$ cat config.mk
export PLATFORM = sky130hd
export DESIGN_NAME = distortion_correction
export DESIGN_NICKNAME = distortion_correction
export VERILOG_FILES = /design/flow/design.v
export SDC_FILE = /design/flow/constraint.sdc
export NUM_CORES = 4
export LEC_CHECK = 0
export CAP_MARGIN = 20
export CORE_MARGIN = 2
export CORE_UTILIZATION = 72
export CTS_CLUSTER_SIZE = 24
export SLEW_MARGIN = 20
$ cat constraint.sdc
create_clock -name core_clock -period 10.8 [get_ports {clk}]
set_input_delay 2.1600 -clock core_clock [delete_from_list [all_inputs] [get_ports {clk}]]
set_output_delay 2.1600 -clock core_clock [all_outputs]
set_load 0.01 [all_outputs]
$ cat design.v
module distortion_correction #(
    parameter DATA_WIDTH = 16,
    parameter H_RES = 1280,
    parameter V_RES = 720
)(
    input clk,
    input rst_n,
    input [15:0] fx, fy,       
    input [15:0] cx, cy,       
    input [15:0] k1, k2, k3,   
    input valid_params,
    input [DATA_WIDTH-1:0] vin_data,
    input vin_de, vin_vs, vin_hs,
    input [9:0] pixel_x, pixel_y,
    output reg [DATA_WIDTH-1:0] vout_data,
    output reg vout_de, vout_vs, vout_hs,
    input [15:0] ram_rd_data,
    output reg [19:0] ram_rd_addr,
    output reg ram_rd_en
);
    localparam IDLE = 2'b00;
    localparam CALC = 2'b01;
    localparam WAIT = 2'b10;
    localparam OUT  = 2'b11;
    reg [1:0] state, next_state;
    reg signed [15:0] x_norm, y_norm;       
    reg signed [31:0] x2, y2, r2;           
    reg signed [31:0] r4, r6;               
    reg signed [31:0] distortion_factor;    
    reg signed [15:0] x_distorted, y_distorted;   
    reg [9:0] corrected_x, corrected_y;     
    reg [9:0] px_d1, py_d1, px_d2, py_d2;
    reg de_d1, vs_d1, hs_d1;
    reg de_d2, vs_d2, hs_d2;
    reg de_d3, vs_d3, hs_d3;
    reg [2:0] calc_cnt;
    always @(posedge clk or negedge rst_n) begin
        if (!rst_n) begin
            state <= IDLE;
        end else begin
            state <= next_state;
        end
    end
    always @(*) begin
        case (state)
            IDLE: next_state = (vin_de && valid_params) ? CALC : IDLE;
            CALC: next_state = (calc_cnt == 3'd4) ? WAIT : CALC;
            WAIT: next_state = OUT;
            OUT:  next_state = IDLE;
            default: next_state = IDLE;
        endcase
    end
    always @(posedge clk or negedge rst_n) begin
        if (!rst_n) begin
            calc_cnt <= 0;
            x_norm <= 0; y_norm <= 0;
            x2 <= 0; y2 <= 0; r2 <= 0;
            r4 <= 0; r6 <= 0;
            distortion_factor <= 0;
            x_distorted <= 0; y_distorted <= 0;
            corrected_x <= 0; corrected_y <= 0;
        end else begin
            case (state)
                IDLE: begin
                    calc_cnt <= 0;
                    if (vin_de && valid_params) begin
                        x_norm <= (pixel_x - cx);
                        y_norm <= (pixel_y - cy);
                    end
                end
                CALC: begin
                    calc_cnt <= calc_cnt + 1;
                    case (calc_cnt)
                        3'd0: begin
                            x2 <= x_norm * x_norm;
                            y2 <= y_norm * y_norm;
                        end
                        3'd1: begin
                            r2 <= x2 + y2;
                        end
                        3'd2: begin
                            r4 <= (r2 * r2) >> 16;   
                            r6 <= (r2 * r2 * r2) >> 24;
                        end
                        3'd3: begin
                            distortion_factor <= 32'h10000 + 
                                               ((k1 * r2) >> 8) + 
                                               ((k2 * r4) >> 8) + 
                                               ((k3 * r6) >> 8);
                        end
                        3'd4: begin
                            x_distorted <= (x_norm * distortion_factor) >> 16;
                            y_distorted <= (y_norm * distortion_factor) >> 16;
                        end
                    endcase
                end
                WAIT: begin
                    corrected_x <= cx + x_distorted;
                    corrected_y <= cy + y_distorted;
                end
                default: begin
                    calc_cnt <= 0;
                end
            endcase
        end
    end
    wire in_bounds = (corrected_x < H_RES) && (corrected_y < V_RES) && 
                    (corrected_x >= 0) && (corrected_y >= 0);
    always @(posedge clk or negedge rst_n) begin
        if (!rst_n) begin
            px_d1 <= 0; py_d1 <= 0; px_d2 <= 0; py_d2 <= 0;
            de_d1 <= 0; vs_d1 <= 0; hs_d1 <= 0;
            de_d2 <= 0; vs_d2 <= 0; hs_d2 <= 0;
            de_d3 <= 0; vs_d3 <= 0; hs_d3 <= 0;
            ram_rd_addr <= 0;
            ram_rd_en <= 0;
            vout_data <= 0;
            vout_de <= 0; vout_vs <= 0; vout_hs <= 0;
        end else begin
            px_d1 <= pixel_x; py_d1 <= pixel_y;
            px_d2 <= px_d1;   py_d2 <= py_d1;
            de_d1 <= vin_de; vs_d1 <= vin_vs; hs_d1 <= vin_hs;
            de_d2 <= de_d1;  vs_d2 <= vs_d1;  hs_d2 <= hs_d1;
            de_d3 <= de_d2;  vs_d3 <= vs_d2;  hs_d3 <= hs_d2;
            if (state == OUT) begin
                if (valid_params && de_d3 && in_bounds) begin
                    ram_rd_addr <= corrected_y * H_RES + corrected_x;
                    ram_rd_en <= 1'b1;
                end else begin
                    ram_rd_addr <= py_d2 * H_RES + px_d2;
                    ram_rd_en <= de_d3;
                end
            end else begin
                ram_rd_en <= 1'b0;
            end
            vout_data <= ram_rd_data;
            vout_de <= de_d3;
            vout_vs <= vs_d3;
            vout_hs <= hs_d3;
        end
    end
endmodule
$ cat run.sh
#!/bin/bash
# the make line also repeats each setting of config.mk as NAME=value (left out here)
make -C /OpenROAD-flow-scripts/flow DESIGN_CONFIG=/design/flow/config.mk WORK_HOME=/design/flow/orfs CLKGATE_MAP_FILE= finish
==> results.json, run 1 <==
{
  "outcome": "finished with violations",
  "so_faults": "setup timing",
  "final_cells": 13308,
  "setup_viol": 8,
  "grt_max_degree": 138,
  "clockBufferDepth": 3,
  "die.size.y_microns": 377.5,
  "rr_startpoint": "r2[2]$_DFFE_PN0P_",
  "vias_per_cell": 5.595,
  "dpl.cell_count": 13190,
  "ys_types": 77,
  "drtIter0Drc": 5170,
  "synth_compound_gate_area_share_pct": 4.332,
  "fillers": 9252,
  "r2r_slack_ns": -3.50,
  "layout.nets": 14790,
  "synthCells": 10930,
  "cts_tree": "done",
  "gp_congestion": 0.9644,
  "combGateArea_sq_um": 81090,
  "hpwlAfterDp_microns": 218700,
  "crit_cells": 57,
  "area_leaders": "fa_1, ha_1, inv_1",
  "initCoreUtil_pct": 72.24,
  "hold_viol_final": 0,
  "ff_type": "dfrtp_1",
  "h-tree-depth": 2,
  "end_kind": "flip-flop",
  "synth-seq-cells": 312,
  "endpoint": "r6[7]$_DFFE_PN0P_",
  "cpMaxStageDelayCell": "fa_1",
  "syn_avg_cell_area_sq_um": 9.188,
  "logic_family": "adder cells",
  "fmax_ghz": 0.06993,
  "top_cell": "inv_1",
  "common_cells": "inv_1, fa_1, nand2_1",
  "gr-usage-met2_pct": 65.80,
  "path_class": "flip-flop to flip-flop",
  "clock_sinks": 312,
  "top_usage_layer": "met2",
  "min_path_type": "flip-flop to flip-flop",
  "slew_violations": 0,
  "crit_required_ns": 11.31,
  "use_met3_pct": 6.793,
  "synthAdderAreaFrac_pct": 57.16,
  "antenna_found_initial": 5,
  "wl_per_cell_microns": 20.13,
  "ys_cells": 10930,
  "syn_to_final_growth_pct": 10.29,
  "synth_area_sq_um": 100400,
  "simple_gate_area_share_pct": 13.53,
  "grt-ovfl-total": 0,
  "ant_nets": 0,
  "xor_share_pct": 4.194,
  "mux_share_pct": 0.7750,
  "worstHoldPathCells": 0,
  "yosys_area_sq_um": 100400,
  "rr_worst_depth": 57,
  "yosysTopAreaCell": "fa_1",
  "numPortBuffers": 161,
  "wirelength_microns": 267900,
  "ys_seq_share_pct": 7.776,
  "crit_fanout": 7,
  "hold_buffers": 0,
  "cp-start-kind": "flip-flop",
  "row_count": 137,
  "async_flop_share_pct": 100.0,
  "fp_nets": 14326,
  "cts.reportedPaths.clkPinSlew_ns": 0.06,
  "rr_endpoint": "r6[7]$_DFFE_PN0P_",
  "crit_family": "adder cells",
  "slowest_delay_ns": 0.60,
  "cts_buffers": 41,
  "max_cap_violations": 0,
  "whs_ns": 0.3468,
  "seqCellArea_sq_um": 7831,
  "vias": 74459,
  "io_pins": 210,
  "worst_path_most_repeated_cell": "fa_1",
  "clock_latency_ns": 0.66,
  "die_area_sq_um": 142500,
  "core_area_sq_um": 139000,
  "warning_count": 106,
  "slew_headroom_pct": 26.54,
  "tightest_slew_ns": 1.102,
  "cp-startpoint": "r2[2]$_DFFE_PN0P_",
  "finalCriticalPeriod_ns": 14.30,
  "edf_count": 0,
  "drc": 0,
  "fin_skew_ns": 0.02705,
  "post-route-period-util_pct": 132.4,
  "die_w_microns": 377.5,
  "root_buffer": "clkbuf_16",
  "rsz0062_at_grt": "yes",
  "critPathBufInv": 12,
  "grt_pass1_vias": 82904,
  "min_to": "px_d2[0]$_DFF_PN0_",
  "dr.pass1.iters": 6,
  "grt.met1_usage_pct": 49.70,
  "post-synth-top-area-fraction_pct": 45.25,
  "fin_setup_tns_ns": -17.66,
  "ys_warn_count": 1,
  "setup_ws_ns": -3.499,
  "grt_pass1_wl_microns": 436200,
  "track_usage_pct": 39.64,
  "worstHoldStart": "px_d1[0]$_DFF_PN0_",
  "arrival_ns": 14.81
}
-- cell type report --
type / count / share of cell area (%)
Antenna cell: 5 / 0.01130
Clock buffer: 57 / 1.044
Timing Repair Buffer: 905 / 6.884
Multi-Input combinational cell: 7348 / 73.21
Sequential cell: 312 / 7.071
Inverter: 2786 / 9.442
Tap cell: 1876 / 2.119
Clock inverter: 19 / 0.2135
-- routing by layer --
metal / wire length [microns] / share of wire, %
met1: 98440 / 37
met2: 129200 / 48
met3: 21980 / 8.2
met4: 18290 / 6.8
met5: 42 / 0.016
-- metrics by stage --
step | setup WS, ns | area, sq um | util (%)
global placement | -3.572 | 108400 | 77.99
floorplan | -3.060 | 100800 | -
CTS | -3.513 | 110400 | 79.40
detailed placement | -3.816 | 108400 | 77.99
finish | -3.499 | 110800 | 79.67
global route | -3.978 | 110700 | 79.66
-- timing repair --
item                       in CTS  in global routing
gates resized                  94                 79
pin swaps                      82                 49
setup buffers                  29                 10
setup endpoints to repair      15                 18
==> run 2, diff against run 1 <==
- ABC_AREA: not set -> 0
- CELL_PAD_IN_SITES_GLOBAL_PLACEMENT: not set -> 2
- CORE_MARGIN: 2 -> 6
- CORE_UTILIZATION: 72 -> 17
- CTS_CLUSTER_DIAMETER: not set -> 269
- CTS_CLUSTER_SIZE: 24 -> not set
- GPL_ROUTABILITY_DRIVEN: not set -> 1
- HOLD_SLACK_MARGIN: not set -> -0.01
- PLACE_DENSITY_LB_ADDON: not set -> 0.13
- SETUP_SLACK_MARGIN: not set -> -2.0
- SLEW_MARGIN: 20 -> 15
- clock period: 10.8 -> 28.4 ns (I/O delays scaled with it)
==> run 2 against run 1 <==
The run now finishes clean. Count of clock-buffer cells in the layout increased by 6. Global-route usage decreased by 27 points. Register-to-register slack improved by 14 ns. Die area rose to 4.3 times the previous value. Critical path depth increased by 3. Flip-flop count did not move. Cell count up 41%. First-iteration DRC count fell by 51%. Highest routed layer unchanged.
==> results.json, run 2 <==
{
  "outcome": "finished clean",
  "hpwlAfterDp_microns": 293900,
  "cp-startpoint": "r2[12]$_DFFE_PN0P_",
  "post-route-period-util_pct": 62.06,
  "edf_count": 0,
  "root_buffer": "clkbuf_16",
  "cts_tree": "done",
  "crit_cells": 60,
  "cts_buffers": 52,
  "path_class": "flip-flop to flip-flop",
  "crit_family": "adder cells",
  "fin_setup_tns_ns": 0,
  "cts_resized": 0,
  "drc": 0,
  "ff_type": "dfrtp_1",
  "top_cell": "inv_1",
  "grt_max_degree": 98,
  "slowest_delay_ns": 0.70,
  "synth_compound_gate_area_share_pct": 4.332,
  "hold_viol_final": 0,
  "wirelength_microns": 368900,
  "core_area_sq_um": 586800,
  "cpMaxStageDelayCell": "dfrtp_2",
  "crit_required_ns": 28.95,
  "drtIter0Drc": 2545,
  "synth-seq-cells": 312,
  "endpoint": "r6[7]$_DFFE_PN0P_",
  "fillers": 64932,
  "clockBufferDepth": 3,
  "layout.nets": 14266,
  "rr_endpoint": "r6[7]$_DFFE_PN0P_",
  "syn_to_final_growth_pct": 13.13,
  "slew_headroom_pct": 24.77,
  "async_flop_share_pct": 100.0,
  "setup_ws_ns": 10.77,
  "wl_per_cell_microns": 19.72,
  "area_leaders": "fa_1, ha_1, inv_1",
  "common_cells": "inv_1, fa_1, nand2_1",
  "clock_sinks": 312,
  "ys_types": 77,
  "die_w_microns": 780.6,
  "track_usage_pct": 12.22,
  "arrival_ns": 18.18,
  "xor_share_pct": 4.194,
  "ant_nets": 0,
  "worst_path_most_repeated_cell": "xnor2_1",
  "grt_pass1_wl_microns": 556200,
  "row_count": 281,
  "setup_viol": 0,
  "tightest_slew_ns": 1.120,
  "min_to": "hs_d3$_DFF_PN0_",
  "rr_startpoint": "r2[12]$_DFFE_PN0P_",
  "rsz0062_at_grt": "no",
  "logic_family": "adder cells",
  "worstHoldPathCells": 0,
  "simple_gate_area_share_pct": 13.53,
  "fin_skew_ns": 0.1027,
  "ys_cells": 10930,
  "min_path_type": "flip-flop to flip-flop",
  "dr.pass1.iters": 5,
  "finalCriticalPeriod_ns": 17.63,
  "die_area_sq_um": 609300,
  "ys_seq_share_pct": 7.776,
  "cp-start-kind": "flip-flop",
  "io_pins": 210,
  "gp_congestion": 0.7407,
  "synthAdderAreaFrac_pct": 57.16,
  "cts.reportedPaths.clkPinSlew_ns": 0.05,
  "hold_buffers": 0,
  "mux_share_pct": 0.7750,
  "yosysTopAreaCell": "fa_1",
  "numPortBuffers": 161,
  "vias_per_cell": 3.659,
  "antenna_found_initial": 41,
  "worstHoldStart": "hs_d2$_DFF_PN0_",
  "fp_nets": 14326,
  "post-synth-top-area-fraction_pct": 45.25,
  "vias": 68457,
  "warning_count": 92,
  "crit_fanout": 24,
  "critPathBufInv": 10,
  "r2r_slack_ns": 10.77,
  "dp_slack_ns": 10.43,
  "rr_worst_depth": 60,
  "synth_area_sq_um": 100400,
  "cts_setup_buffers": 0,
  "grt-ovfl-total": 0,
  "synthCells": 10930,
  "die.size.y_microns": 780.6,
  "grt_pass1_vias": 80673,
  "initCoreUtil_pct": 17.11,
  "max_cap_violations": 0,
  "ys_warn_count": 1,
  "end_kind": "flip-flop",
  "yosys_area_sq_um": 100400,
  "slew_violations": 0,
  "h-tree-depth": 2,
  "fmax_ghz": 0.05674,
  "clock_latency_ns": 0.77,
  "syn_avg_cell_area_sq_um": 9.188
}
## run 2: cell type report
class / instances / area, sq um / area share, %
sequential: 312 / 7848 / 6.907
inverter: 2786 / 10460 / 9.205
timing repair buffer: 370 / 3181 / 2.800
clock inverter: 33 / 506.7 / 0.4460
antenna: 16 / 40.04 / 0.03524
multi-input combinational: 7348 / 80450 / 70.81
tap: 7782 / 9737 / 8.570
clock buffer: 63 / 1393 / 1.226
## run 2: metrics by stage
stage	std cells	hold slack, ns	area [sq um]	util (%)
finish	18710	0.3447	113600	19.36
global route	18695	0.3519	113600	19.35
CTS	18694	0.3482	113600	19.35
detailed placement	18598	0.3347	111700	19.03
global placement	18597	0.3324	111700	19.03
floorplan	10930	0.3312	100400	-
## run 2: per-layer routing
layer | vias to the layer above | wire length, microns | track usage [%]
met3 | 204 | 8267 | 0.9027
met4 | 10 | 5052 | 1.590
met5 | - | 69 | 0
li1 | 31603 | - | -
met1 | 35950 | 175700 | 16.86
met2 | 690 | 179900 | 21.36
==> run 3, diff against run 2 <==
- ABC_AREA: 0 -> not set
- CAP_MARGIN: 20 -> 0
- CELL_PAD_IN_SITES_DETAIL_PLACEMENT: not set -> 1
- CELL_PAD_IN_SITES_GLOBAL_PLACEMENT: 2 -> not set
- CORE_MARGIN: 6 -> 2
- CORE_UTILIZATION: 17 -> 56
- CTS_CLUSTER_DIAMETER: 269 -> 373
- GPL_ROUTABILITY_DRIVEN: 1 -> 0
- GPL_TIMING_DRIVEN: not set -> 1
- HOLD_SLACK_MARGIN: -0.01 -> not set
- PLACE_DENSITY_LB_ADDON: 0.13 -> 0.18
- SETUP_SLACK_MARGIN: -2.0 -> 3.56
- SLEW_MARGIN: 15 -> 20
- clock period: 28.4 -> 15.0 ns (I/O delays scaled with it)
==> run 3 against run 2 <==
Now fails the layout checks on setup timing. Critical path depth shrank 3. Core utilization is 41 points higher. Critical path type unchanged.
==> results.json, run 3 <==
{
  "io_pins": 210,
  "crit_family": "adder cells",
  "synth-seq-cells": 312,
  "async_flop_share_pct": 100.0,
  "track_usage_pct": 39.55,
  "clock_sinks": 312,
  "ff_type": "dfrtp_1",
  "hold_buffers": 0,
  "critPathBufInv": 9,
  "rr_endpoint": "r6[7]$_DFFE_PN0P_",
  "simple_gate_area_share_pct": 13.53,
  "arrival_ns": 16.21,
  "hpwlAfterDp_microns": 265500,
  "dr.pass1.iters": 8,
  "synthAdderAreaFrac_pct": 57.16,
  "setup_viol": 1,
  "logic_family": "adder cells",
  "initCoreUtil_pct": 56.35,
  "syn_avg_cell_area_sq_um": 9.188,
  "clockBufferDepth": 3,
  "common_cells": "inv_1, fa_1, nand2_1",
  "root_buffer": "clkbuf_16",
  "crit_cells": 57,
  "synth_compound_gate_area_share_pct": 4.332,
  "grt-ovfl-total": 0,
  "synthCells": 10930,
  "dp_slack_ns": -0.5829,
  "setup_ws_ns": -0.6427,
  "core_area_sq_um": 178200,
  "max_cap_violations": 0,
  "min_to": "py_d2[3]$_DFF_PN0_",
  "so_faults": "setup timing",
  "end_kind": "flip-flop",
  "cts_buffers": 43,
  "worstHoldPathCells": 0,
  "hold_viol_final": 0,
  "ys_warn_count": 1,
  "grt_pass1_vias": 96405,
  "drtIter0Drc": 6167,
  "fin_skew_ns": 0.06186,
  "warning_count": 100,
  "utilization_pct": 60.47,
  "ys_seq_share_pct": 7.776,
  "ys_types": 77,
  "grt_max_degree": 112,
  "dpl.cell_count": 13189,
  "vias_per_cell": 5.944,
  "clock_latency_ns": 0.71,
  "slowest_delay_ns": 0.57,
  "crit_required_ns": 15.57,
  "endpoint": "r6[7]$_DFFE_PN0P_",
  "numPortBuffers": 161,
  "yosys_area_sq_um": 100400,
  "post-route-period-util_pct": 104.3,
  "ant_nets": 0,
  "min_path_type": "flip-flop to flip-flop",
  "cpMaxStageDelayCell": "fa_1",
  "cts_tree": "done",
  "cp-start-kind": "flip-flop",
  "worstHoldStart": "py_d1[3]$_DFF_PN0_",
  "top_cell": "inv_1",
  "cts.reportedPaths.clkPinSlew_ns": 0.08,
  "grt_pass1_wl_microns": 546000,
  "syn_to_final_growth_pct": 7.323,
  "slew_headroom_pct": 22.32,
  "drc": 0,
  "die.size.y_microns": 427.5,
  "worst_path_most_repeated_cell": "fa_1",
  "rr_startpoint": "r2[3]$_DFFE_PN0P_",
  "fmax_ghz": 0.06393,
  "r2r_slack_ns": -0.64,
  "layout.nets": 14327,
  "fillers": 19984,
  "finalCriticalPeriod_ns": 15.64,
  "synth_area_sq_um": 100400,
  "outcome": "finished with violations",
  "seqCellArea_sq_um": 7843,
  "whs_ns": 0.3467,
  "rsz0062_at_grt": "yes",
  "crit_fanout": 6,
  "antenna_found_initial": 29,
  "edf_count": 0,
  "wirelength_microns": 361100,
  "final_cells": 13343,
  "post-synth-top-area-fraction_pct": 45.25,
  "yosysTopAreaCell": "fa_1",
  "combGateArea_sq_um": 81240,
  "die_area_sq_um": 182700,
  "slew_violations": 0,
  "ys_cells": 10930,
  "wl_per_cell_microns": 27.06,
  "mux_share_pct": 0.7750,
  "area_leaders": "fa_1, ha_1, inv_1",
  "h-tree-depth": 2,
  "tightest_slew_ns": 1.160,
  "cp-startpoint": "r2[3]$_DFFE_PN0P_",
  "die_w_microns": 427.5,
  "rr_worst_depth": 57,
  "xor_share_pct": 4.194,
  "row_count": 155,
  "path_class": "flip-flop to flip-flop",
  "fp_nets": 14326,
  "vias": 79315
}
run 3: stage by stage:
stage                     area (sq um)  setup TNS [ns]
after floorplan                 100800               0
after global placement          105100               0
after detailed placement        105100         -0.5829
after CTS                       107400       -0.003940
after global routing            107800         -0.8609
final                           107800         -0.6427
run 3: cell type report:
cell class,count,share of cell area (%)
sequential,312,7.277
clock inverter,21,0.2635
antenna,23,0.05340
timing repair buffer,440,3.470
tap,2355,2.734
multi-input combinational,7348,75.37
clock buffer,58,1.125
inverter,2786,9.703
run 3: per-layer routing:
metal / vias up / share of wire [%] / global-route usage [%] / wire [microns]
li1: 31663 / - / - / -
met1: 40835 / 32 / 41.41 / 115900
met2: 4545 / 50 / 68.97 / 179600
met3: 2258 / 8.3 / 8.376 / 29820
met4: 14 / 9.9 / 31.10 / 35680
met5: - / 0.022 / 0 / 78
run 3: repair_timing:
item	CTS	global route
buffers inserted	45	6
gates cloned	0	1
endpoints found under the setup margin	20	18
resized	165	98
pin swaps	58	37
==> run 4, diff against run 3 <==
- CELL_PAD_IN_SITES_DETAIL_PLACEMENT: 1 -> not set
- CORE_ASPECT_RATIO: not set -> 1.19
- CORE_UTILIZATION: 56 -> 29
- CTS_CLUSTER_DIAMETER: 373 -> 62
- CTS_CLUSTER_SIZE: not set -> 10
- GPL_ROUTABILITY_DRIVEN: 0 -> not set
- GPL_TIMING_DRIVEN: 1 -> not set
- PLACE_DENSITY_LB_ADDON: 0.18 -> not set
- SETUP_SLACK_MARGIN: 3.56 -> -2.0
- clock period: 15.0 -> 20.0 ns (I/O delays scaled with it)
==> run 4 against run 3 <==
The run now finishes clean. Maximum frequency shrank 6.2%. Die area grew 92%. Synthesized area is the same. Largest cell class unchanged. Count of clock-buffer cells in the layout grew 14. Cell count grew 16%. Critical path type unchanged. Flip-flop count is the same. Register-to-register slack gained 4.0 ns. Non-clock buffer count shrank 126. Via count shrank 13%.
==> results.json, run 4 <==
{
  "top_cell": "inv_1",
  "common_cells": "inv_1, fa_1, nand2_1",
  "synthCells": 10930,
  "rr_startpoint": "r2[1]$_DFFE_PN0P_",
  "track_usage_pct": 15.19,
  "worst_path_most_repeated_cell": "xnor2_1",
  "xor_share_pct": 4.194,
  "clock_sinks": 312,
  "critPathBufInv": 10,
  "hold_buffers": 0,
  "cts_tree": "done",
  "drc": 0,
  "dpl_cell_area_sq_um": 107200,
  "min_to": "de_d2$_DFF_PN0_",
  "post-route-period-util_pct": 83.41,
  "wirelength_microns": 257100,
  "h-tree-depth": 2,
  "syn_to_final_growth_pct": 8.464,
  "ys_seq_share_pct": 7.776,
  "grt-ovfl-total": 0,
  "fmax_ghz": 0.05995,
  "synth_area_sq_um": 100400,
  "setup_viol": 0,
  "rsz0062_at_grt": "no",
  "tightest_slew_ns": 1.222,
  "stdcell_area_sq_um": 108900,
  "cts_resized": 0,
  "wl_per_cell_microns": 16.61,
  "gr-usage-met2_pct": 27.16,
  "r2r_slack_ns": 3.32,
  "die_area_sq_um": 351000,
  "initCoreUtil_pct": 29.14,
  "rr_worst_depth": 58,
  "cp-startpoint": "r2[1]$_DFFE_PN0P_",
  "yosys_area_sq_um": 100400,
  "cts_buffers": 50,
  "synth_compound_gate_area_share_pct": 4.332,
  "synthAdderAreaFrac_pct": 57.16,
  "crit_required_ns": 20.54,
  "final_cells": 15479,
  "syn_avg_cell_area_sq_um": 9.188,
  "grt_pass1_wl_microns": 421800,
  "min_path_type": "flip-flop to flip-flop",
  "top_usage_layer": "met2",
  "fin_skew_ns": 0.06309,
  "area_leaders": "fa_1, ha_1, inv_1",
  "root_buffer": "clkbuf_16",
  "crit_cells": 58,
  "fin_setup_tns_ns": 0,
  "antenna_found_initial": 10,
  "die_w_microns": 543.4,
  "ys_warn_count": 1,
  "dr.pass1.iters": 7,
  "hpwlAfterDp_microns": 204600,
  "edf_count": 0,
  "crit_fanout": 50,
  "core_area_sq_um": 344600,
  "grt_max_degree": 103,
  "rr_endpoint": "r6[7]$_DFFE_PN0P_",
  "slew_violations": 0,
  "mux_share_pct": 0.7750,
  "combGateArea_sq_um": 80390,
  "endpoint": "r6[7]$_DFFE_PN0P_",
  "max_cap_violations": 0,
  "cpMaxStageDelayCell": "dfrtp_2",
  "path_class": "flip-flop to flip-flop",
  "slew_headroom_pct": 17.96,
  "cts_setup_buffers": 0,
  "whs_ns": 0.3367,
  "arrival_ns": 17.22,
  "die.size.y_microns": 645.9,
  "crit_family": "adder cells",
  "async_flop_share_pct": 100.0,
  "end_kind": "flip-flop",
  "grt.met1_usage_pct": 19.31,
  "seqCellArea_sq_um": 7834,
  "hold_viol_final": 0,
  "numPortBuffers": 161,
  "ys_cells": 10930,
  "gp_congestion": 0.8708,
  "post-synth-top-area-fraction_pct": 45.25,
  "simple_gate_area_share_pct": 13.53,
  "fillers": 36196,
  "clockBufferDepth": 3,
  "outcome": "finished clean",
  "use_met3_pct": 1.417,
  "finalCriticalPeriod_ns": 16.68,
  "synth-seq-cells": 312,
  "worstHoldStart": "de_d1$_DFF_PN0_",
  "io_pins": 210,
  "fp_nets": 14326,
  "ff_type": "dfrtp_1",
  "utilization_pct": 31.61,
  "vias_per_cell": 4.463,
  "row_count": 235,
  "logic_family": "adder cells",
  "clock_latency_ns": 0.68,
  "slowest_delay_ns": 0.85,
  "layout.nets": 14208,
  "yosysTopAreaCell": "fa_1",
  "cts.reportedPaths.clkPinSlew_ns": 0.06,
  "worstHoldPathCells": 0,
  "dpl.cell_count": 15381,
  "cp-start-kind": "flip-flop",
  "vias": 69088,
  "drtIter0Drc": 3248,
  "grt_pass1_vias": 76109,
  "ant_nets": 0,
  "ys_types": 77,
  "warning_count": 95
}
-- run 4: metrics by stage --
stage / setup WS (ns)
floorplan: 5.420
global placement: 3.419
detailed placement: 3.461
CTS: 3.428
global route: 2.477
finish: 3.318
-- run 4: metal layers --
layer	up-vias	wire length (microns)
met5	-	0
met4	0	8773
met3	337	10900
met2	1461	129500
met1	35848	107900
li1	31442	-
-- run 4: layout make-up --
type	count	share of cell area (%)
inverters	2786	9.601
clock inverters	19	0.2654
repair buffers	314	2.534
well taps	4621	5.308
multi-input cells	7348	73.80
clock buffers	72	1.280
flip-flops and latches	312	7.192
diodes	7	0.01608
==> run 5, diff against run 4 <==
- ABC_AREA: not set -> 0
- CAP_MARGIN: 0 -> 40
- CELL_PAD_IN_SITES_DETAIL_PLACEMENT: not set -> 0
- CORE_ASPECT_RATIO: 1.19 -> not set
- CORE_UTILIZATION: 29 -> 72
- CTS_CLUSTER_DIAMETER: 62 -> 28
- CTS_CLUSTER_SIZE: 10 -> 56
- GPL_TIMING_DRIVEN: not set -> 1
- HOLD_SLACK_MARGIN: not set -> 0.11
- PLACE_DENSITY: not set -> 0.95
- SETUP_SLACK_MARGIN: -2.0 -> 2.68
- TNS_END_PERCENT: not set -> 80
- clock period: 20.0 -> 9.56 ns (I/O delays scaled with it)
==> run 5 against run 4 <==
The flow now stops in 5_1_grt. Synthesized area stayed put. Synthesized cell count stayed put. Die area is 59% lower.
==> results.json, run 5 <==
{
  "outcome": "aborted with a tool error",
  "haltStage": "5_1_grt",
  "tool.error": "[ERROR GRT-0116] Global routing finished with congestion. Check the congestion regions in the DRC Viewer.",
  "ys_warn_count": 1,
  "yosys_area_sq_um": 100400,
  "grt-ovfl-total": 1363,
  "fp_nets": 14326,
  "die.size.y_microns": 377.5,
  "root_buffer": "clkbuf_16",
  "row_count": 137,
  "die_area_sq_um": 142500,
  "clock_sinks": 312,
  "ys_seq_share_pct": 7.776,
  "post-synth-top-area-fraction_pct": 45.25,
  "logic_family": "adder cells",
  "cts_buffers": 75,
  "xor_share_pct": 4.194,
  "ys_cells": 10930,
  "numPortBuffers": 161,
  "hold_buffers": 0,
  "synth-seq-cells": 312,
  "gp_congestion": 0.9970,
  "core_area_sq_um": 139000,
  "synthCells": 10930,
  "dpl.cell_count": 13210,
  "synth_compound_gate_area_share_pct": 4.332,
  "h-tree-depth": 3,
  "ys_types": 77,
  "initCoreUtil_pct": 72.24,
  "async_flop_share_pct": 100.0,
  "top_cell": "inv_1",
  "syn_avg_cell_area_sq_um": 9.188,
  "clockBufferDepth": 3,
  "synthAdderAreaFrac_pct": 57.16,
  "yosysTopAreaCell": "fa_1",
  "track_usage_pct": 78.52,
  "simple_gate_area_share_pct": 13.53,
  "area_leaders": "fa_1, ha_1, inv_1",
  "synth_area_sq_um": 100400,
  "edf_count": 0,
  "ff_type": "dfrtp_1",
  "common_cells": "inv_1, fa_1, nand2_1",
  "mux_share_pct": 0.7750,
  "hpwlAfterDp_microns": 251400,
  "io_pins": 210,
  "die_w_microns": 377.5
}
[run 5: per-stage QoR]
step	setup WS, ns	instance area, sq um	hold WS [ns]	TNS (ns)	utilization [%]
floorplan	-4.300	100900	0.3312	-21.96	-
global placement	-4.774	108600	0.3325	-35.64	78.12
detailed placement	-5.127	108700	0.3358	-42.43	78.22
CTS	-5.056	114300	0.3448	-27.54	82.23
[run 5: per-layer routing]
| layer | global-route usage (%) | overflow |
|---|---|---|
| met5 | 54.55 | 19 |
| met4 | 78.30 | 420 |
| met3 | 70.13 | 103 |
| met2 | 89.97 | 736 |
| met1 | 76.19 | 85 |
[run 5: repair_timing]
item	in CTS
gates resized	546
pin swaps	293
endpoints found under the setup margin	85
buffers inserted	120
gates cloned	1
==> run 6, diff against run 5 <==
- ABC_AREA: 0 -> not set
- CAP_MARGIN: 40 -> 20
- CELL_PAD_IN_SITES_DETAIL_PLACEMENT: 0 -> not set
- CTS_CLUSTER_DIAMETER: 28 -> not set
- CTS_CLUSTER_SIZE: 56 -> 24
- GPL_TIMING_DRIVEN: 1 -> not set
- HOLD_SLACK_MARGIN: 0.11 -> not set
- PLACE_DENSITY: 0.95 -> not set
- PLACE_DENSITY_LB_ADDON: not set -> 0.01
- SETUP_SLACK_MARGIN: 2.68 -> 2.88
- TNS_END_PERCENT: 80 -> not set
- clock period: 9.56 -> 10.1 ns (I/O delays scaled with it)
==> run 6 against run 5 <==
Now fails the layout checks on setup timing. Synthesized area unchanged. Synthesized cell count unchanged. Die area unchanged.
==> results.json, run 6 <==
{
  "outcome": "finished with violations",
  "so_faults": "setup timing",
  "yosys_area_sq_um": 100400,
  "min_path_type": "flip-flop to flip-flop",
  "dpl_cell_area_sq_um": 108700,
  "cts_buffers": 42,
  "grt_pass1_wl_microns": 454800,
  "wirelength_microns": 297800,
  "synth_compound_gate_area_share_pct": 4.332,
  "fin_setup_tns_ns": -22.17,
  "setup_ws_ns": -4.186,
  "drc": 0,
  "post-synth-top-area-fraction_pct": 45.25,
  "drtIter0Drc": 6063,
  "syn_to_final_growth_pct": 14.67,
  "warning_count": 99,
  "post-route-period-util_pct": 141.4,
  "worst_path_most_repeated_cell": "fa_1",
  "setup_viol": 8,
  "slowest_delay_ns": 0.58,
  "slew_violations": 0,
  "crit_cells": 59,
  "area_leaders": "fa_1, ha_1, inv_1",
  "ys_seq_share_pct": 7.776,
  "vias": 77997,
  "xor_share_pct": 4.194,
  "crit_required_ns": 10.65,
  "worstHoldStart": "px_d1[3]$_DFF_PN0_",
  "min_to": "px_d2[3]$_DFF_PN0_",
  "mux_share_pct": 0.7750,
  "critPathBufInv": 10,
  "clock_sinks": 312,
  "gp_congestion": 0.9776,
  "worstHoldPathCells": 0,
  "common_cells": "inv_1, fa_1, nand2_1",
  "cts_tree": "done",
  "hpwlAfterDp_microns": 221200,
  "ys_types": 77,
  "io_pins": 210,
  "rr_startpoint": "r2[2]$_DFFE_PN0P_",
  "track_usage_pct": 41.61,
  "fmax_ghz": 0.07000,
  "path_class": "flip-flop to flip-flop",
  "max_cap_violations": 0,
  "r2r_slack_ns": -4.19,
  "crit_family": "adder cells",
  "die_area_sq_um": 142500,
  "synthCells": 10930,
  "rr_worst_depth": 59,
  "fillers": 8298,
  "crit_fanout": 7,
  "numPortBuffers": 161,
  "die_w_microns": 377.5,
  "cpMaxStageDelayCell": "dfrtp_4",
  "arrival_ns": 14.84,
  "ff_type": "dfrtp_1",
  "async_flop_share_pct": 100.0,
  "logic_family": "adder cells",
  "edf_count": 0,
  "die.size.y_microns": 377.5,
  "slew_headroom_pct": 20.80,
  "ant_nets": 0,
  "h-tree-depth": 2,
  "rsz0062_at_grt": "yes",
  "antenna_found_initial": 6,
  "synthAdderAreaFrac_pct": 57.16,
  "ys_warn_count": 1,
  "tightest_slew_ns": 1.188,
  "clock_latency_ns": 0.68,
  "cp-startpoint": "r2[2]$_DFFE_PN0P_",
  "synth-seq-cells": 312,
  "grt_max_degree": 112,
  "dr.pass1.iters": 17,
  "rr_endpoint": "r6[7]$_DFFE_PN0P_",
  "syn_avg_cell_area_sq_um": 9.188,
  "grt_pass1_vias": 85993,
  "grt-ovfl-total": 0,
  "row_count": 137,
  "vias_per_cell": 5.763,
  "fp_nets": 14326,
  "root_buffer": "clkbuf_16",
  "top_cell": "inv_1",
  "simple_gate_area_share_pct": 13.53,
  "wl_per_cell_microns": 22.01,
  "cp-start-kind": "flip-flop",
  "layout.nets": 15015,
  "hold_buffers": 0,
  "ys_cells": 10930,
  "core_area_sq_um": 139000,
  "stdcell_area_sq_um": 115200,
  "clockBufferDepth": 3,
  "initCoreUtil_pct": 72.24,
  "finalCriticalPeriod_ns": 14.29,
  "synth_area_sq_um": 100400,
  "yosysTopAreaCell": "fa_1",
  "hold_viol_final": 0,
  "cts.reportedPaths.clkPinSlew_ns": 0.08,
  "fin_skew_ns": 0.08676,
  "end_kind": "flip-flop",
  "endpoint": "r6[7]$_DFFE_PN0P_"
}
[run 6: layer usage]
metal	up-vias	global-route usage (%)	wire length [microns]
met3	1528	7.093	28200
met4	4	25.86	26150
met2	4179	70.54	143000
met5	-	0	23
met1	39221	49.68	100400
li1	33065	-	-
[run 6: repair_timing]
action | in CTS | in global routing
buffers inserted | 125 | 93
pin swaps | 216 | 254
setup endpoints to repair | 67 | 59
cloned | 1 | 8
resized | 450 | 383
[run 6: final cells by class]
cell class	instances	area (sq um)	share of cell area, %
multi-input combinational	7348	82870	71.97
inverter	2786	10500	9.119
timing repair buffer	1129	10080	8.755
sequential	312	7894	6.855
tap	1876	2347	2.038
clock buffer	49	1087	0.9442
clock inverter	27	352.8	0.3064
antenna	7	17.52	0.01521
[run 6: stage by stage]
stage / utilization (%) / cells / setup WS, ns / hold slack (ns)
final: 82.83 / 13534 / -4.186 / 0.3475
after global routing: 82.82 / 13527 / -4.728 / 0.3552
after CTS: 81.06 / 13425 / -4.148 / 0.3493
after detailed placement: 78.21 / 13223 / -4.487 / 0.3347
after global placement: 78.21 / 13223 / -4.215 / 0.3321
after floorplan: - / 10930 / -3.760 / 0.3312
==> run 7, diff against run 6 <==
- ABC_AREA: not set -> 0
- CTS_CLUSTER_SIZE: 24 -> not set
- HOLD_SLACK_MARGIN: not set -> -0.08
- PLACE_DENSITY: not set -> 0.95
- PLACE_DENSITY_LB_ADDON: 0.01 -> not set
- SETUP_SLACK_MARGIN: 2.88 -> -0.94
- clock period: 10.1 -> 9.91 ns (I/O delays scaled with it)
==> run 7 against run 6 <==
The flow now stops in 5_1_grt. Synthesized cell count stayed put. Die area stayed put. Synthesized area stayed put.
==> results.json, run 7 <==
{
  "cts_buffers": 40,
  "numPortBuffers": 161,
  "synth_compound_gate_area_share_pct": 4.332,
  "ys_types": 77,
  "top_cell": "inv_1",
  "hpwlAfterDp_microns": 247500,
  "async_flop_share_pct": 100.0,
  "die.size.y_microns": 377.5,
  "grt-ovfl-total": 10,
  "synthAdderAreaFrac_pct": 57.16,
  "clockBufferDepth": 3,
  "logic_family": "adder cells",
  "ys_cells": 10930,
  "yosysTopAreaCell": "fa_1",
  "synthCells": 10930,
  "track_usage_pct": 61.55,
  "ff_type": "dfrtp_1",
  "gp_congestion": 1.002,
  "outcome": "aborted with a tool error",
  "edf_count": 0,
  "haltStage": "5_1_grt",
  "die_w_microns": 377.5,
  "h-tree-depth": 2,
  "row_count": 137,
  "syn_avg_cell_area_sq_um": 9.188,
  "root_buffer": "clkbuf_16",
  "simple_gate_area_share_pct": 13.53,
  "synth_area_sq_um": 100400,
  "area_leaders": "fa_1, ha_1, inv_1",
  "initCoreUtil_pct": 72.24,
  "ys_warn_count": 1,
  "ys_seq_share_pct": 7.776,
  "synth-seq-cells": 312,
  "dpl_cell_area_sq_um": 108500,
  "fp_nets": 14326,
  "clock_sinks": 312,
  "mux_share_pct": 0.7750,
  "xor_share_pct": 4.194,
  "common_cells": "inv_1, fa_1, nand2_1",
  "die_area_sq_um": 142500,
  "tool.error": "[ERROR GRT-0232] Routing congestion too high. Check the congestion heatmap in the GUI.",
  "yosys_area_sq_um": 100400,
  "core_area_sq_um": 139000,
  "post-synth-top-area-fraction_pct": 45.25,
  "io_pins": 210
}
-- run 7: what timing repair did --
| action | 4_1_cts |
|---|---|
| setup buffers | 11 |
| pin swaps | 58 |
| resized | 49 |
| endpoints found under the hold margin | 0 |
| hold buffers | 0 |
| setup endpoints to repair | 12 |
-- run 7: metrics by stage --
stage / instances / utilization [%] / setup WS, ns
3_3_place_gp: 13192 / 78.03 / -4.482
3_5_place_dp: 13192 / 78.03 / -4.733
2_1_floorplan: 10930 / - / -3.950
4_1_cts: 13271 / 79.23 / -4.686
-- run 7: routing by layer --
layer | overflow | global-route usage [%]
met4 | 4 | 59.95
met5 | 0 | 29.16
met2 | 1 | 79.55
met3 | 5 | 46.70
met1 | 0 | 59.09
==> run 8, diff against run 7 <==
- CAP_MARGIN: 20 -> 15
- CTS_CLUSTER_DIAMETER: not set -> 378
- HOLD_SLACK_MARGIN: -0.08 -> 0.3
- PLACE_DENSITY: 0.95 -> not set
- SETUP_SLACK_MARGIN: -0.94 -> 2.79
- clock period: 9.91 -> 10.5 ns (I/O delays scaled with it)
==> run 8 against run 7 <==
Now fails the layout checks on setup timing. Die area stayed put. Synthesized area stayed put. Synthesized cell count stayed put.
==> results.json, run 8 <==
{
  "die_w_microns": 377.5,
  "clock_latency_ns": 0.66,
  "min_path_type": "flip-flop to flip-flop",
  "synthAdderAreaFrac_pct": 57.16,
  "hpwlAfterDp_microns": 220800,
  "r2r_slack_ns": -3.80,
  "wl_per_cell_microns": 21.38,
  "slew_headroom_pct": 23.42,
  "simple_gate_area_share_pct": 13.53,
  "die_area_sq_um": 142500,
  "fmax_ghz": 0.06994,
  "ys_cells": 10930,
  "endpoint": "r6[7]$_DFFE_PN0P_",
  "cts_tree": "done",
  "die.size.y_microns": 377.5,
  "grt_pass1_wl_microns": 451300,
  "min_to": "px_d2[7]$_DFF_PN0_",
  "finalCriticalPeriod_ns": 14.30,
  "grt_pass1_vias": 85825,
  "post-route-period-util_pct": 136.2,
  "crit_family": "adder cells",
  "warning_count": 103,
  "slew_violations": 0,
  "xor_share_pct": 4.194,
  "vias": 76840,
  "track_usage_pct": 41.25,
  "drc": 0,
  "layout.nets": 14920,
  "dr.pass1.iters": 6,
  "setup_ws_ns": -3.799,
  "ys_seq_share_pct": 7.776,
  "ys_warn_count": 1,
  "slowest_delay_ns": 0.59,
  "fp_nets": 14326,
  "core_area_sq_um": 139000,
  "worstHoldPathCells": 0,
  "h-tree-depth": 2,
  "hold_buffers": 0,
  "rr_worst_depth": 59,
  "yosys_area_sq_um": 100400,
  "crit_cells": 59,
  "post-synth-top-area-fraction_pct": 45.25,
  "area_leaders": "fa_1, ha_1, inv_1",
  "antenna_found_initial": 8,
  "worstHoldStart": "px_d1[7]$_DFF_PN0_",
  "gp_congestion": 0.9786,
  "top_cell": "inv_1",
  "tightest_slew_ns": 1.149,
  "crit_required_ns": 11.02,
  "max_cap_violations": 0,
  "cp-startpoint": "r2[6]$_DFFE_PN0P_",
  "async_flop_share_pct": 100.0,
  "clockBufferDepth": 3,
  "syn_avg_cell_area_sq_um": 9.188,
  "utilization_pct": 81.70,
  "cts_buffers": 44,
  "rr_endpoint": "r6[7]$_DFFE_PN0P_",
  "dp_slack_ns": -4.075,
  "ant_nets": 0,
  "fin_setup_tns_ns": -19.79,
  "grt-ovfl-total": 0,
  "io_pins": 210,
  "path_class": "flip-flop to flip-flop",
  "cpMaxStageDelayCell": "fa_2",
  "arrival_ns": 14.82,
  "edf_count": 0,
  "end_kind": "flip-flop",
  "rr_startpoint": "r2[6]$_DFFE_PN0P_",
  "logic_family": "adder cells",
  "ys_types": 77,
  "crit_fanout": 4,
  "whs_ns": 0.3473,
  "grt_max_degree": 112,
  "so_faults": "setup timing",
  "mux_share_pct": 0.7750,
  "synth_compound_gate_area_share_pct": 4.332,
  "initCoreUtil_pct": 72.24,
  "fin_skew_ns": 0.05292,
  "cp-start-kind": "flip-flop",
  "outcome": "finished with violations",
  "ff_type": "dfrtp_1",
  "synth-seq-cells": 312,
  "wirelength_microns": 287300,
  "hold_viol_final": 0,
  "numPortBuffers": 161,
  "drtIter0Drc": 5721,
  "rsz0062_at_grt": "yes",
  "root_buffer": "clkbuf_16",
  "setup_viol": 8,
  "vias_per_cell": 5.717,
  "yosysTopAreaCell": "fa_1",
  "row_count": 137,
  "critPathBufInv": 13,
  "synth_area_sq_um": 100400,
  "worst_path_most_repeated_cell": "fa_1",
  "synthCells": 10930,
  "syn_to_final_growth_pct": 13.10,
  "clock_sinks": 312,
  "common_cells": "inv_1, fa_1, nand2_1",
  "cts.reportedPaths.clkPinSlew_ns": 0.06
}
## run 8: what timing repair did
action                     4_1_cts  5_1_grt
cloned                           3        1
pin swaps                      186      147
resized                        372      230
setup endpoints to repair       39       50
buffers inserted               117       41
## run 8: area by class of cell
class                   instances  area, sq um
inverters                    2786        10490
repair buffers               1032         9059
fillers                      8894        25440
multi-input cells            7348        82190
diodes                          5        12.51
clock buffers                  52         1171
well taps                    1876         2347
clock inverters                30        457.9
flip-flops and latches        312         7850
## run 8: through the flow
stage | cells | instance area (sq um)
after global routing | 13436 | 113600
after floorplan | 10930 | 100900
after detailed placement | 13192 | 108500
after global placement | 13192 | 108500
final | 13441 | 113600
after CTS | 13394 | 112300
## run 8: layer usage
| layer | share of wire, % | vias to the layer above | GRT usage, % |
|---|---|---|---|
| met3 | 9.4 | 1304 | 7.876 |
| li1 | - | 32898 | - |
| met2 | 48 | 3829 | 68.84 |
| met5 | 0.016 | - | 0 |
| met4 | 8.1 | 8 | 26.11 |
| met1 | 34 | 38801 | 49.44 |
==> run 9, diff against run 8 <==
- ABC_AREA: 0 -> not set
- CAP_MARGIN: 15 -> 20
- CORE_UTILIZATION: 72 -> 37
- CTS_CLUSTER_DIAMETER: 378 -> not set
- HOLD_SLACK_MARGIN: 0.3 -> not set
- SETUP_SLACK_MARGIN: 2.79 -> not set
- clock period: 10.5 -> 21.0 ns (I/O delays scaled with it)
==> run 9 against run 8 <==
The run now finishes clean. Cell count is 7.2% higher. Critical path depth is 1 lower. Count of clock-buffer cells in the layout is 4 higher. Die area is 93% higher. Wire length is 12% lower. Core utilization is 42 points lower. Largest cell class unchanged.
==> results.json, run 9 <==
{
  "critPathBufInv": 10,
  "r2r_slack_ns": 4.23,
  "ff_type": "dfrtp_1",
  "rr_worst_depth": 58,
  "ys_warn_count": 1,
  "xor_share_pct": 4.194,
  "crit_fanout": 42,
  "tightest_slew_ns": 1.260,
  "min_path_type": "flip-flop to flip-flop",
  "finalCriticalPeriod_ns": 16.77,
  "crit_required_ns": 21.49,
  "worstHoldPathCells": 0,
  "cts_setup_buffers": 0,
  "die.size.y_microns": 525.0,
  "synth-seq-cells": 312,
  "common_cells": "inv_1, fa_1, nand2_1",
  "initCoreUtil_pct": 37.15,
  "die_area_sq_um": 275600,
  "io_pins": 210,
  "crit_family": "adder cells",
  "cts.reportedPaths.clkPinSlew_ns": 0.06,
  "warning_count": 92,
  "clock_latency_ns": 0.63,
  "dpl.cell_count": 14324,
  "ys_types": 77,
  "rsz0062_at_grt": "no",
  "cp-start-kind": "flip-flop",
  "stdcell_area_sq_um": 107400,
  "hold_viol_final": 0,
  "grt_max_degree": 88,
  "h-tree-depth": 2,
  "synthAdderAreaFrac_pct": 57.16,
  "dpl_cell_area_sq_um": 105900,
  "die_w_microns": 525.0,
  "rr_startpoint": "r2[6]$_DFFE_PN0P_",
  "grt-ovfl-total": 0,
  "cts_tree": "done",
  "cts_resized": 0,
  "wirelength_microns": 254200,
  "area_leaders": "fa_1, ha_1, inv_1",
  "cts_buffers": 43,
  "ys_cells": 10930,
  "ant_nets": 0,
  "rr_endpoint": "r6[7]$_DFFE_PN0P_",
  "wl_per_cell_microns": 17.64,
  "core_area_sq_um": 270300,
  "simple_gate_area_share_pct": 13.53,
  "hpwlAfterDp_microns": 200200,
  "yosysTopAreaCell": "fa_1",
  "cpMaxStageDelayCell": "dfrtp_2",
  "setup_viol": 0,
  "worstHoldStart": "px_d1[7]$_DFF_PN0_",
  "clock_sinks": 312,
  "mux_share_pct": 0.7750,
  "root_buffer": "clkbuf_16",
  "drtIter0Drc": 3668,
  "combGateArea_sq_um": 80410,
  "vias_per_cell": 4.746,
  "path_class": "flip-flop to flip-flop",
  "syn_avg_cell_area_sq_um": 9.188,
  "synthCells": 10930,
  "max_cap_violations": 0,
  "fp_nets": 14326,
  "fin_skew_ns": 0.03042,
  "top_cell": "inv_1",
  "fmax_ghz": 0.05965,
  "yosys_area_sq_um": 100400,
  "outcome": "finished clean",
  "numPortBuffers": 161,
  "grt_pass1_vias": 74710,
  "grt_pass1_wl_microns": 419800,
  "final_cells": 14408,
  "synth_area_sq_um": 100400,
  "edf_count": 0,
  "clockBufferDepth": 3,
  "slew_violations": 0,
  "fin_setup_tns_ns": 0,
  "drc": 0,
  "syn_to_final_growth_pct": 6.991,
  "utilization_pct": 39.75,
  "crit_cells": 58,
  "track_usage_pct": 19.30,
  "post-synth-top-area-fraction_pct": 45.25,
  "cp-startpoint": "r2[6]$_DFFE_PN0P_",
  "fillers": 26941,
  "synth_compound_gate_area_share_pct": 4.332,
  "slew_headroom_pct": 15.40,
  "vias": 68382,
  "row_count": 191,
  "min_to": "px_d2[7]$_DFF_PN0_",
  "ys_seq_share_pct": 7.776,
  "end_kind": "flip-flop",
  "slowest_delay_ns": 0.87,
  "async_flop_share_pct": 100.0,
  "layout.nets": 14195,
  "post-route-period-util_pct": 79.84,
  "arrival_ns": 17.25,
  "gp_congestion": 0.8631,
  "endpoint": "r6[7]$_DFFE_PN0P_",
  "dr.pass1.iters": 6,
  "seqCellArea_sq_um": 7829,
  "hold_buffers": 0,
  "logic_family": "adder cells",
  "antenna_found_initial": 19
}
[run 9: per-stage QoR]
step	setup WS, ns	hold slack (ns)
final	4.235	0.3455
after global routing	3.355	0.3556
after CTS	4.250	0.3485
after detailed placement	4.300	0.3347
after global placement	4.348	0.3318
after floorplan	6.420	0.3312
[run 9: cell type report]
cell class,instances,share of cell area (%)
multi-input cells,7348,74.84
inverters,2786,9.733
flip-flops and latches,312,7.286
well taps,3570,4.157
repair buffers,308,2.508
clock buffers,56,1.123
clock inverters,23,0.3377
diodes,5,0.01165
[run 9: routing by layer]
metal  vias up  wire (microns)  global-route usage, %
met5         -              21                      0
met4         4            6746                  4.358
met3       276           13580                  2.442
met2      1601          122300                  32.79
met1     35073          111500                  26.17
li1      31428               -                      -
==> run 10, diff against run 9 <==
- CELL_PAD_IN_SITES_DETAIL_PLACEMENT: not set -> 1
- CORE_UTILIZATION: 37 -> 60
- PLACE_DENSITY_LB_ADDON: not set -> 0.15
- clock period: 21.0 -> 20.0 ns (I/O delays scaled with it)
==> run 10 against run 9 <==
Now fails the layout checks on capacitance limit, slew limit. Via count increased by 29%. Non-clock buffer count decreased by 10. Synthesized area unchanged. Cell count decreased by 9.1%.
==> results.json, run 10 <==
{
  "outcome": "finished with violations",
  "so_faults": "capacitance limit, slew limit",
  "common_cells": "inv_1, fa_1, nand2_1",
  "syn_avg_cell_area_sq_um": 9.188,
  "crit_required_ns": 20.55,
  "fmax_ghz": 0.05508,
  "setup_viol": 0,
  "logic_family": "adder cells",
  "core_area_sq_um": 166700,
  "hold_buffers": 0,
  "crit_family": "adder cells",
  "ys_cells": 10930,
  "worstHoldPathCells": 0,
  "hold_viol_final": 0,
  "rr_worst_depth": 54,
  "top_cell": "inv_1",
  "crit_fanout": 37,
  "vias": 87971,
  "drc": 0,
  "syn_to_final_growth_pct": 5.198,
  "yosys_area_sq_um": 100400,
  "drtIter0Drc": 11336,
  "io_pins": 210,
  "async_flop_share_pct": 100.0,
  "clock_sinks": 312,
  "xor_share_pct": 4.194,
  "track_usage_pct": 49.08,
  "r2r_slack_ns": 1.85,
  "synthCells": 10930,
  "yosysTopAreaCell": "fa_1",
  "clock_latency_ns": 0.77,
  "warning_count": 93,
  "cts_resized": 0,
  "numPortBuffers": 161,
  "worstHoldStart": "py_d1[6]$_DFF_PN0_",
  "simple_gate_area_share_pct": 13.53,
  "layout.nets": 14184,
  "cts_setup_buffers": 0,
  "fin_setup_tns_ns": 0,
  "path_class": "flip-flop to flip-flop",
  "slew_headroom_pct": -59.78,
  "initCoreUtil_pct": 60.26,
  "mux_share_pct": 0.7750,
  "fp_nets": 14326,
  "ys_warn_count": 1,
  "ys_seq_share_pct": 7.776,
  "synth_area_sq_um": 100400,
  "die_w_microns": 413.1,
  "rr_startpoint": "r2[7]$_DFFE_PN0P_",
  "min_path_type": "flip-flop to flip-flop",
  "synthAdderAreaFrac_pct": 57.16,
  "end_kind": "flip-flop",
  "clockBufferDepth": 3,
  "critPathBufInv": 8,
  "area_leaders": "fa_1, ha_1, inv_1",
  "rsz0062_at_grt": "no",
  "ant_nets": 0,
  "slew_violations": 7,
  "post-route-period-util_pct": 90.77,
  "fin_skew_ns": 0.09481,
  "finalCriticalPeriod_ns": 18.15,
  "grt_pass1_wl_microns": 617300,
  "dr.pass1.iters": 8,
  "crit_cells": 54,
  "cpMaxStageDelayCell": "xnor2_1",
  "die_area_sq_um": 170700,
  "grt-ovfl-total": 0,
  "endpoint": "r6[7]$_DFFE_PN0P_",
  "cp-start-kind": "flip-flop",
  "row_count": 150,
  "die.size.y_microns": 413.1,
  "h-tree-depth": 2,
  "hpwlAfterDp_microns": 269300,
  "cts.reportedPaths.clkPinSlew_ns": 0.07,
  "cts_tree": "done",
  "min_to": "py_d2[6]$_DFF_PN0_",
  "max_cap_violations": 3,
  "synth-seq-cells": 312,
  "post-synth-top-area-fraction_pct": 45.25,
  "cp-startpoint": "r2[7]$_DFFE_PN0P_",
  "antenna_found_initial": 55,
  "vias_per_cell": 6.719,
  "ff_type": "dfrtp_1",
  "grt_max_degree": 100,
  "slowest_delay_ns": 0.98,
  "cts_buffers": 42,
  "edf_count": 0,
  "root_buffer": "clkbuf_16",
  "tightest_slew_ns": 2.380,
  "wl_per_cell_microns": 34.41,
  "ys_types": 77,
  "wirelength_microns": 450400,
  "gp_congestion": 0.8941,
  "arrival_ns": 18.71,
  "grt_pass1_vias": 102530,
  "synth_compound_gate_area_share_pct": 4.332,
  "rr_endpoint": "r6[7]$_DFFE_PN0P_"
}
-- run 10: per-stage QoR --
step | utilization, % | worst slack, ns | std cells | hold WS, ns | cell area (sq um)
finish | 63.39 | 1.845 | 13092 | 0.3488 | 105600
global route | 63.32 | 1.337 | 13045 | 0.3542 | 105500
CTS | 63.26 | 2.514 | 13018 | 0.3522 | 105400
detailed placement | 62.43 | 3.068 | 12946 | 0.3362 | 104000
global placement | 62.43 | 3.762 | 12946 | 0.3318 | 104000
floorplan | - | 5.420 | 10930 | 0.3312 | 100400
-- run 10: per-layer routing --
layer	up-vias	share of wire (%)	global-route usage, %
met1	42941	28	48.55
met2	8725	44	78.23
met5	-	0.44	0.7066
met3	4768	14	18.44
li1	31451	-	-
met4	86	13	48.21
-- run 10: final cells by class --
cell class                      instances  area [sq um]
Inverter                             2786         10460
Antenna cell                           72         180.2
Clock inverter                         21         270.3
Timing Repair Buffer                  298          2634
Sequential cell                       312          7830
Clock buffer                           51          1105
Fill cell                           18547         61020
Tap cell                             2204          2758
Multi-Input combinational cell       7348         80410
==> run 11, diff against run 10 <==
- CELL_PAD_IN_SITES_GLOBAL_PLACEMENT: not set -> 1
- CORE_ASPECT_RATIO: not set -> 0.74
- CORE_MARGIN: 2 -> 3
==> run 11 against run 10 <==
Count of clock-buffer cells in the layout unchanged. The run now finishes clean. Critical endpoint unchanged. Highest routed layer unchanged. Wire length decreased by 30%. Maximum frequency increased by 7.0%. Core utilization is 0.42 points higher. Final area is essentially flat. Via count shrank 15%.
==> results.json, run 11 <==
{
  "arrival_ns": 17.51,
  "fp_nets": 14326,
  "grt_max_degree": 115,
  "stdcell_area_sq_um": 105600,
  "cts_setup_buffers": 0,
  "synth-seq-cells": 312,
  "post-route-period-util_pct": 84.84,
  "slew_violations": 0,
  "grt_pass1_vias": 90151,
  "yosys_area_sq_um": 100400,
  "die_area_sq_um": 172400,
  "synth_compound_gate_area_share_pct": 4.332,
  "top_cell": "inv_1",
  "cp-start-kind": "flip-flop",
  "ys_types": 77,
  "dr.pass1.iters": 6,
  "antenna_found_initial": 25,
  "simple_gate_area_share_pct": 13.53,
  "synthCells": 10930,
  "grt_pass1_wl_microns": 501700,
  "ys_cells": 10930,
  "fmax_ghz": 0.05894,
  "hold_viol_final": 0,
  "layout.nets": 14189,
  "yosysTopAreaCell": "fa_1",
  "cts_tree": "done",
  "cpMaxStageDelayCell": "dfrtp_2",
  "xor_share_pct": 4.194,
  "die.size.y_microns": 357.9,
  "clock_latency_ns": 0.69,
  "r2r_slack_ns": 3.03,
  "h-tree-depth": 2,
  "max_cap_violations": 0,
  "wirelength_microns": 315000,
  "critPathBufInv": 9,
  "vias_per_cell": 5.725,
  "end_kind": "flip-flop",
  "core_area_sq_um": 165400,
  "synth_area_sq_um": 100400,
  "post-synth-top-area-fraction_pct": 45.25,
  "dpl_cell_area_sq_um": 104100,
  "min_path_type": "flip-flop to flip-flop",
  "synthAdderAreaFrac_pct": 57.16,
  "slowest_delay_ns": 0.75,
  "worstHoldPathCells": 0,
  "track_usage_pct": 37.83,
  "path_class": "flip-flop to flip-flop",
  "async_flop_share_pct": 100.0,
  "ys_seq_share_pct": 7.776,
  "rr_startpoint": "r2[7]$_DFFE_PN0P_",
  "worst_path_most_repeated_cell": "fa_1",
  "endpoint": "r6[7]$_DFFE_PN0P_",
  "min_to": "vs_d3$_DFF_PN0_",
  "setup_viol": 0,
  "outcome": "finished clean",
  "numPortBuffers": 161,
  "cts.reportedPaths.clkPinSlew_ns": 0.07,
  "tightest_slew_ns": 1.103,
  "mux_share_pct": 0.7750,
  "rsz0062_at_grt": "no",
  "syn_to_final_growth_pct": 5.118,
  "io_pins": 210,
  "cts_buffers": 39,
  "drtIter0Drc": 5007,
  "syn_avg_cell_area_sq_um": 9.188,
  "root_buffer": "clkbuf_16",
  "ys_warn_count": 1,
  "edf_count": 0,
  "area_leaders": "fa_1, ha_1, inv_1",
  "common_cells": "inv_1, fa_1, nand2_1",
  "slew_headroom_pct": 25.93,
  "cts_resized": 0,
  "drc": 0,
  "row_count": 128,
  "worstHoldStart": "vs_d2$_DFF_PN0_",
  "ant_nets": 0,
  "crit_family": "adder cells",
  "cp-startpoint": "r2[7]$_DFFE_PN0P_",
  "wl_per_cell_microns": 24.13,
  "rr_endpoint": "r6[7]$_DFFE_PN0P_",
  "fin_skew_ns": 0.09778,
  "crit_fanout": 38,
  "gp_congestion": 0.8807,
  "ff_type": "dfrtp_1",
  "die_w_microns": 481.6,
  "fin_setup_tns_ns": 0,
  "rr_worst_depth": 55,
  "vias": 74719,
  "clockBufferDepth": 3,
  "logic_family": "adder cells",
  "grt-ovfl-total": 0,
  "warning_count": 97,
  "crit_cells": 55,
  "hpwlAfterDp_microns": 250500,
  "hold_buffers": 0,
  "finalCriticalPeriod_ns": 16.97,
  "clock_sinks": 312,
  "initCoreUtil_pct": 60.70,
  "crit_required_ns": 20.54
}
run 11: per-stage QoR:
stage          hold WS, ns  setup WS [ns]  cells  utilization (%)
6_report            0.3319          3.033  13051            63.81
3_5_place_dp        0.3364          3.296  12961            62.94
5_1_grt             0.3451          2.497  13045            63.80
3_3_place_gp        0.3314          3.742  12961            62.93
2_1_floorplan       0.3312          5.420  10930                -
4_1_cts             0.3337          3.252  13032            63.76
run 11: layout make-up:
cell class,instances,area (sq um)
clock buffer,51,1091
clock inverter,20,276.5
antenna,18,45.04
timing repair buffer,306,2715
fill,18921,59880
multi-input combinational,7348,80380
inverter,2786,10460
sequential,312,7833
tap,2210,2765
run 11: routing by layer:
metal	GRT usage [%]	vias to the layer above	wire length [microns]
li1	-	31384	-
met1	47.49	39500	120700
met2	65.00	2911	156600
met3	6.241	914	22920
met4	16.22	10	14750
met5	0	-	60
